==> flow/design.v (excerpt) <==
module system_top (
    input  wire         clk, 
    input  wire         rst,
    input  wire         rx,
    output wire         tx,
    input  wire         miso,
    output wire         sclk,
    output wire         mosi,
    output wire         cs_n,
    output wire         nrst_pd,
    output wire [4:0]   pwm_servos,  
    input  wire [4:0]   input_ir,
	output wire [4:0] led_busy,
	output wire         led1, led2
);
For scale: ~980 flip-flops, about 26 I/O pins.
==> flow/config.mk <==
export PLATFORM = sky130hd
export DESIGN_NAME = system_top
export DESIGN_NICKNAME = system_top
export VERILOG_FILES = /design/flow/design.v
export SDC_FILE = /design/flow/constraint.sdc
export NUM_CORES = 4
export LEC_CHECK = 0
export ABC_AREA = 1
export CAP_MARGIN = 20
export CORE_MARGIN = 2
export CORE_UTILIZATION = 72
export CTS_CLUSTER_DIAMETER = 398
export CTS_CLUSTER_SIZE = 10
export HOLD_SLACK_MARGIN = 0.29
export PLACE_DENSITY = 0.37
export SETUP_SLACK_MARGIN = 0.2
export SLEW_MARGIN = 20
export TNS_END_PERCENT = 10
==> flow/constraint.sdc <==
create_clock -name core_clock -period 2.68 [get_ports {clk}]
set_input_delay 0.5360 -clock core_clock [delete_from_list [all_inputs] [get_ports {clk}]]
set_output_delay 0.5360 -clock core_clock [all_outputs]
set_load 0.01 [all_outputs]
run.sh (not shown) runs the stock make flow with config.mk's settings and CLKGATE_MAP_FILE=.
The baseline ran to the end with violations: negative setup slack.
Edit:
--- a/flow/config.mk
+++ b/flow/config.mk
@@ -10,9 +10,9 @@
 export CORE_MARGIN = 2
 export CORE_UTILIZATION = 72
-export CTS_CLUSTER_DIAMETER = 398
-export CTS_CLUSTER_SIZE = 10
+export CTS_CLUSTER_DIAMETER = 295
+export CTS_CLUSTER_SIZE = 16
 export HOLD_SLACK_MARGIN = 0.29
 export PLACE_DENSITY = 0.37
-export SETUP_SLACK_MARGIN = 0.2
+export SETUP_SLACK_MARGIN = 0.49
 export SLEW_MARGIN = 20
 export TNS_END_PERCENT = 10
After rerunning: The changed run finished but fails on negative setup slack. Sequential power stays flat. Final cell count came out lower by 0.98%. Count of clock-buffer cells in the layout came out lower by 61. Area after synthesis stays the same. Via count is about the same. Synthesized cell count is unchanged. Sequential share of layout area came out higher by 0.43 points.
Edit:
==> flow/config.mk (replaced) <==
export PLATFORM = sky130hd
export DESIGN_NAME = system_top
export DESIGN_NICKNAME = system_top
export VERILOG_FILES = /design/flow/design.v
export SDC_FILE = /design/flow/constraint.sdc
export NUM_CORES = 4
export LEC_CHECK = 0
export CAP_MARGIN = 20
export CORE_MARGIN = 2
export CORE_UTILIZATION = 40
export SLEW_MARGIN = 20
==> flow/constraint.sdc (replaced) <==
create_clock -name core_clock -period 3.2 [get_ports {clk}]
set_input_delay 0.6400 -clock core_clock [delete_from_list [all_inputs] [get_ports {clk}]]
set_output_delay 0.6400 -clock core_clock [all_outputs]
set_load 0.01 [all_outputs]
With this change the flow ran to the end with no violations.
Cell count shrinks by a few percent.
Via count shrinks by about a fifth.
Setup slack gains 0.30 ns.
Total power shrinks by a few percent.
Edit:
==> flow/constraint.sdc (replaced) <==
create_clock -name core_clock -period 4.8 [get_ports {clk}]
set_input_delay 0.9600 -clock core_clock [delete_from_list [all_inputs] [get_ports {clk}]]
set_output_delay 0.9600 -clock core_clock [all_outputs]
set_load 0.01 [all_outputs]
Routed wire length shrinks by 2.3%. Area after synthesis is unchanged. Global-route usage is lower by 0.22 points. Hold slack improved by 0.062 ns. Power shrinks by about 34%. Flip-flop count stays the same.
Edit:
--- a/flow/config.mk
+++ b/flow/config.mk
@@ -8,4 +8,5 @@
 export CAP_MARGIN = 20
 export CORE_MARGIN = 2
-export CORE_UTILIZATION = 40
+export CORE_UTILIZATION = 58
+export CTS_CLUSTER_SIZE = 44
 export SLEW_MARGIN = 20
==> flow/constraint.sdc (replaced) <==
create_clock -name core_clock -period 5.39 [get_ports {clk}]
set_input_delay 1.0780 -clock core_clock [delete_from_list [all_inputs] [get_ports {clk}]]
set_output_delay 1.0780 -clock core_clock [all_outputs]
set_load 0.01 [all_outputs]
Fmax is lower by 7.5%.
Cell count is lower by about 8%.
Synthesized area stays the same.
Sequential share of layout area is higher by 0.56 points.
Combinational power is lower by 9.6%.
Routed wire length is higher by about 2.5%.

* * *

== job 2759 ==
Starting RTL as in the previous note.
export LEC_CHECK = 0
export CAP_MARGIN = 20
export CELL_PAD_IN_SITES_GLOBAL_PLACEMENT = 3
export CORE_ASPECT_RATIO = 1.03
export CORE_MARGIN = 2
export CORE_UTILIZATION = 64
export CTS_CLUSTER_DIAMETER = 20
export GPL_ROUTABILITY_DRIVEN = 0
export GPL_TIMING_DRIVEN = 0
export SETUP_SLACK_MARGIN = 0.37
export SLEW_MARGIN = 20
create_clock -name core_clock -period 4.69 [get_ports {clk}]
Job 2759 never completed; the flow aborted with a tool error in global placement without I/O.
What job 4526 does differently from job 2759 at the input level:
--- a/flow/config.mk
+++ b/flow/config.mk
@@ -9,2 +9 @@
-export CELL_PAD_IN_SITES_GLOBAL_PLACEMENT = 3
-export CORE_ASPECT_RATIO = 1.03
+export CELL_PAD_IN_SITES_GLOBAL_PLACEMENT = 1
@@ -12,5 +11,2 @@
-export CORE_UTILIZATION = 64
-export CTS_CLUSTER_DIAMETER = 20
-export GPL_ROUTABILITY_DRIVEN = 0
-export GPL_TIMING_DRIVEN = 0
-export SETUP_SLACK_MARGIN = 0.37
+export CORE_UTILIZATION = 40
+export CTS_CLUSTER_SIZE = 25
==> flow/constraint.sdc <==
create_clock -name core_clock -period 8.0 [get_ports {clk}]
set_input_delay 1.6000 -clock core_clock [delete_from_list [all_inputs] [get_ports {clk}]]
set_output_delay 1.6000 -clock core_clock [all_outputs]
set_load 0.01 [all_outputs]
Findings:
In summary, job 4526 completed successfully, with a layout that passed the timing, design-rule and antenna checks.
Job 2759 never completed, since it errored out during global placement without I/O.
Reported for job 4526 and job 2759, Yosys chip area turned out identical to the last digit.
From job 4526 to job 2759, post-synthesis register bit count did not move at all.
Note that the row count recorded for job 2759 amounts to 0.802 times the value seen in job 4526.
Synthesized area essentially unchanged between job 2759 and job 4526.
Going from job 2759 to job 4526, horizontal extent of the die grows by 28%.
In job 4526, area inside the core boundary is higher than in job 2759.
Async set-reset flop share out of synthesis came out exactly the same in job 4526 and job 2759.
Count of library flops with an enable pin of job 4526 is on par with job 2759.
Job 4526: area of the chip is 59% higher than what job 2759 reported.
[inputs] job 6084 vs job 4526
--- a/flow/config.mk
+++ b/flow/config.mk
@@ -8 +8,3 @@
-export CAP_MARGIN = 20
+export ABC_AREA = 1
+export CAP_MARGIN = 30
+export CELL_PAD_IN_SITES_DETAIL_PLACEMENT = 2
@@ -12 +14,3 @@
-export CTS_CLUSTER_SIZE = 25
+export CTS_CLUSTER_SIZE = 56
+export GPL_ROUTABILITY_DRIVEN = 0
+export GPL_TIMING_DRIVEN = 0
@@ -13,0 +18 @@
+export TNS_END_PERCENT = 10
## What came out
No run among job 6084 and job 4526 stopped early or left any final violation; all are clean. Timing endpoint of the critical path = comm_inst.handler.tx_buf[4][4]$_DFFE_PP_: job 4526; timing endpoint of the critical path = comm_inst.handler.tx_buf[3][6]$_SDFFCE_PP0P_: job 6084. Number of cells on the critical path, job 6084 and job 4526: higher on job 6084. Of job 6084 and job 4526, job 6084 shows the higher number of buffers other than clock buffers in the final layout, with job 4526 below it. Job 6084 vs. job 4526: synthesized area rose by about 1.5%, design area rose by about 3%, worst path required time fell by 0.08 ns.

* * *

Starting RTL as in the previous note.
==> flow/config.mk <==
export PLATFORM = sky130hd
export DESIGN_NAME = system_top
export DESIGN_NICKNAME = system_top
export VERILOG_FILES = /design/flow/design.v
export SDC_FILE = /design/flow/constraint.sdc
export NUM_CORES = 4
export LEC_CHECK = 0
export ABC_AREA = 1
export CAP_MARGIN = 5
export CORE_MARGIN = 2
export CORE_UTILIZATION = 72
export CTS_CLUSTER_DIAMETER = 361
export HOLD_SLACK_MARGIN = 0.28
export SETUP_SLACK_MARGIN = 0.21
export SLEW_MARGIN = 20
==> flow/constraint.sdc <==
create_clock -name core_clock -period 2.71 [get_ports {clk}]
set_input_delay 0.5420 -clock core_clock [delete_from_list [all_inputs] [get_ports {clk}]]
set_output_delay 0.5420 -clock core_clock [all_outputs]
set_load 0.01 [all_outputs]
The baseline completed, yet does not pass: setup timing.
Rerun with:
ABC_AREA = default   (was 1)
CAP_MARGIN = 20   (was 5)
CORE_UTILIZATION = 70   (was 72)
CTS_CLUSTER_DIAMETER = default   (was 361)
HOLD_SLACK_MARGIN = default   (was 0.28)
SETUP_SLACK_MARGIN = default   (was 0.21)
Effect:
- The new run finished but failed the layout checks on setup timing
- synthesized cell count came out lower by 18%
- area after synthesis is lower by 1.5%
- power is higher by 0.47%
- via count drops by 8.6%
- hold slack loses 0.041 ns
- design area is about the same
- sequential share of layout area barely changes
Rerun with:
ABC_AREA = 0   (was default)
CAP_MARGIN = 5   (was 20)
CORE_UTILIZATION = 72   (was 70)
CTS_CLUSTER_SIZE = 72   (was default)
HOLD_SLACK_MARGIN = -0.1   (was default)
PLACE_DENSITY = 0.35   (was default)
SETUP_SLACK_MARGIN = 0.75   (was default)
Result:
- The new run completed and failed the layout checks on setup timing
- power is lower by 0.44%
- count of clock-buffer cells in the layout is lower by 7
- combinational power is higher by about 10%
- non-clock buffer count is higher by 63
- worst setup slack gets worse by 0.13 ns
- final cell count is about the same
- global-route usage is higher by 1.1 points
- fmax is lower by 3.8%
- routed wire length is higher by 16%
- die size is lower by 2.7%
- critical path depth does not change
Rerun with:
ABC_AREA = 1   (was 0)
CTS_CLUSTER_DIAMETER = 29   (was default)
CTS_CLUSTER_SIZE = default   (was 72)
HOLD_SLACK_MARGIN = default   (was -0.1)
PLACE_DENSITY = default   (was 0.35)
SETUP_SLACK_MARGIN = 0.21   (was 0.75)
The new run reached the layout checks and failed them: setup timing.
Flip-flop count does not change.
Clock skew hardly moves.
Hold slack is worse by 0.096 ns.
Routed wire length rises by 1.6%.
Via count rises by 12%.
Rerun with:
CORE_UTILIZATION = 70   (was 72)
CTS_CLUSTER_DIAMETER = default   (was 29)
After rerunning: The changed run produced a layout that fails on setup timing. Count of clock-buffer cells in the layout is lower by 68. Worst setup slack gets better by 0.63 ns. Via count decreases by roughly a tenth. Flip-flop count stays the same. Global-route usage fell by 3.9 points. Final cell count is lower slightly. Final area decreases by a few percent. Utilization came out lower by 6.6 points. Die area went up by a few percent.

* * *

run A:
Starting RTL as in the previous note.
Settings: LEC_CHECK=0, CAP_MARGIN=10, CELL_PAD_IN_SITES_DETAIL_PLACEMENT=1, CORE_MARGIN=2, CORE_UTILIZATION=65, CTS_CLUSTER_DIAMETER=284, CTS_CLUSTER_SIZE=99, GPL_ROUTABILITY_DRIVEN=0, GPL_TIMING_DRIVEN=0, MAX_ROUTING_LAYER=met4, MIN_ROUTING_LAYER=met2, PLACE_DENSITY_LB_ADDON=0.21, SLEW_MARGIN=20; clock period 3.52 ns.
global routing (5_1_grt): run A exited with error
Input-level comparison between run B and run A:
Settings: swapping 1 for 0 in CELL_PAD_IN_SITES_DETAIL_PLACEMENT; putting CELL_PAD_IN_SITES_GLOBAL_PLACEMENT at 3 where nothing was set; swapping 0.21 for 0.09 in PLACE_DENSITY_LB_ADDON; swapping 0 for 1 in GPL_ROUTABILITY_DRIVEN; swapping 2 for 10 in CORE_MARGIN; swapping 99 for 44 in CTS_CLUSTER_SIZE.
- Any difference in register share after synthesis between run A and run B is small enough to ignore.
- Diff run A..run B | and-or/or-and share of the synthesized area | unchanged
- From run B to run A, count of flip-flops with a built-in enable after synthesis did not move at all.
- As far as yosys-reported design area after synthesis goes, run B and run A are indistinguishable; the numbers are identical.
- Die outline area on run B is up relative to run A.
- Run A → run B: area after synthesis about even; horizontal die dimension moved up.
- Run B did not finish; a tool error ended it in global placement without I/O (3_1_place_gp_skip_io).
### run B -> run C
Settings: CTS_CLUSTER_DIAMETER removed (was 284); CORE_MARGIN changed from 10 to 2; CELL_PAD_IN_SITES_DETAIL_PLACEMENT removed (was 0); CELL_PAD_IN_SITES_GLOBAL_PLACEMENT removed (was 3); GPL_ROUTABILITY_DRIVEN removed (was 1); MIN_ROUTING_LAYER removed (was met2); GPL_TIMING_DRIVEN removed (was 0); MAX_ROUTING_LAYER removed (was met4); CORE_UTILIZATION changed from 65 to 63; CAP_MARGIN changed from 10 to 20; PLACE_DENSITY_LB_ADDON removed (was 0.09); CTS_CLUSTER_SIZE changed from 44 to 42; the clock period (ns, I/O delays scaled along) changed from 3.52 to 2.04.
[summary]
Relative to run B, area enclosed by the die boundary has decreased by about 8% in run C.
Looking at row count, run C sits 1.1% higher than run B does.
Vertical die dimension was higher in the run labelled run B.
Every stage of run C finished as expected; the final checks, on the other hand, flagged setup timing, which means the layout fails.

* * *

## job 8222
Starting RTL as in the previous note.
clock: 2.67 ns
lec_check: 0
abc_area: 1
cap_margin: 40
cell_pad_in_sites_detail_placement: 0
core_margin: 2
core_utilization: 72
cts_cluster_diameter: 284
cts_cluster_size: 15
hold_slack_margin: 0.25
max_routing_layer: met4
place_density_lb_addon: 0.01
setup_slack_margin: -0.09
slew_margin: 20
No crash in job 8222: every stage finished, but the layout fails its final checks due to setup timing.
Edits applied to the flow inputs when going from job 8222 to job 6644:
==> flow/config.mk <==
export PLATFORM = sky130hd
export DESIGN_NAME = system_top
export DESIGN_NICKNAME = system_top
export VERILOG_FILES = /design/flow/design.v
export SDC_FILE = /design/flow/constraint.sdc
export NUM_CORES = 4
export LEC_CHECK = 0
export ABC_AREA = 1
export CAP_MARGIN = 5
export CORE_MARGIN = 2
export CORE_UTILIZATION = 72
export CTS_CLUSTER_SIZE = 72
export HOLD_SLACK_MARGIN = 0.28
export PLACE_DENSITY_LB_ADDON = 0.01
export SETUP_SLACK_MARGIN = 0.77
export SLEW_MARGIN = 20
==> flow/constraint.sdc <==
create_clock -name core_clock -period 2.71 [get_ports {clk}]
set_input_delay 0.5420 -clock core_clock [delete_from_list [all_inputs] [get_ports {clk}]]
set_output_delay 0.5420 -clock core_clock [all_outputs]
set_load 0.01 [all_outputs]
The flow completed for job 6644, but it is not clean: the layout still shows setup timing. What job 6644 reported for highest ir drop seen on vdd has to be multiplied by 0.79 to get the figure for job 8222. Job 6644 vs job 8222 — sequential share of cell area dropped 3.4 points. [job 6644] routed wire length rose 22% relative to job 8222. Count of non-filler cells in the finished layout (job 6644 over job 8222): increase, 179. Of job 6644 and job 8222, the higher final worst setup slack belongs to job 8222. Job 8222 and job 6644 ended up with roughly the same multi-input gate count. Compared with job 8222, in job 6644 hold slack held; clock power saw an increase. Job 6644 reports a higher latest clock arrival within the worst-skew pair than job 8222 does.
#### Input delta (job 1242 over job 6644)
==> flow/config.mk <==
export PLATFORM = sky130hd
export DESIGN_NAME = system_top
export DESIGN_NICKNAME = system_top
export VERILOG_FILES = /design/flow/design.v
export SDC_FILE = /design/flow/constraint.sdc
export NUM_CORES = 4
export LEC_CHECK = 0
export CAP_MARGIN = 20
export CORE_MARGIN = 2
export CORE_UTILIZATION = 72
export PLACE_DENSITY_LB_ADDON = 0.01
export SETUP_SLACK_MARGIN = 1.0
export SLEW_MARGIN = 20
==> flow/constraint.sdc <==
create_clock -name core_clock -period 3.58 [get_ports {clk}]
set_input_delay 0.7160 -clock core_clock [delete_from_list [all_inputs] [get_ports {clk}]]
set_output_delay 0.7160 -clock core_clock [all_outputs]
set_load 0.01 [all_outputs]
==> comparison <==
- When the final numbers for job 6644 and job 1242 were put side by side, the overall power after layout turned out to be greater in job 6644.
- Job 1242 vs. job 6644: final critical delay including setup and external delays went up by 110 ps.
- Job 6644 was routed with more vias than job 1242.
- Job 1242: flow completed, timing, DRC and antenna clean
- Going from job 6644 to job 1242, core utilization at floorplan grows by 0.26 points.
- Relative to job 6644, number of non-clock buffers decreased by 128 in job 1242.
- On final non-filler cell area: between job 6644 and job 1242, it ends up higher for job 6644.
- Re number of antenna violations at the first check in global routing: job 6644 and job 1242 aren't equal, and the higher value belongs to job 6644.
- Min area used by multi-input combinational logic across job 6644 and job 1242: job 6644
- Area growth from synthesis to layout for job 1242: 4.0 points down relative to job 6644
- Job 1242 against job 6644: distinct cell type count after synthesis picked up an extra about 32%, storage element area closely matched the old numbers.
Edits applied to the flow inputs when going from job 1242 to job 8820:
diff --git a/flow/config.mk b/flow/config.mk
--- a/flow/config.mk
+++ b/flow/config.mk
@@ -6,8 +6,7 @@
 export NUM_CORES = 4
 export LEC_CHECK = 0
+export ABC_AREA = 1
 export CAP_MARGIN = 20
 export CORE_MARGIN = 2
-export CORE_UTILIZATION = 72
-export PLACE_DENSITY_LB_ADDON = 0.01
-export SETUP_SLACK_MARGIN = 1.0
+export CORE_UTILIZATION = 45
 export SLEW_MARGIN = 20
==> flow/constraint.sdc <==
create_clock -name core_clock -period 6.29 [get_ports {clk}]
set_input_delay 1.2580 -clock core_clock [delete_from_list [all_inputs] [get_ports {clk}]]
set_output_delay 1.2580 -clock core_clock [all_outputs]
set_load 0.01 [all_outputs]
--- outcome ---
- Against job 1242, chip area estimate from yosys synthesis in job 8820 rose slightly.
- Power attributed to the clock group was lower in job 8820 than in job 1242.
- From job 1242 to job 8820 the numbers moved as follows: total via count after detailed routing fell by 191, worst IR drop on VDD moved down.
- Measured against each other, job 1242 and job 8820 differ in core utilization, the higher figure coming from job 1242.
- According to the power report, total power for job 8820 is lower than for job 1242.
- Wire length (job 8820 over job 1242): decrease, 16,000 um
- In the final design statistics, job 8820 uses more standard cells in total than job 1242.
- The worst setup path endpoint comes out comm_inst.handler.rx_buf[13][1]$_DFFE_PP_ in one run and comm_inst.handler.tx_buf[6][0]$_DFFE_PP_ in the other, namely in job 8820 and job 1242 respectively.
- From job 1242 to job 8820 the numbers moved as follows: worst setup slack higher; post-synthesis instance area higher; power share of the clock group higher.
Power and IR drop assume default switching activity.
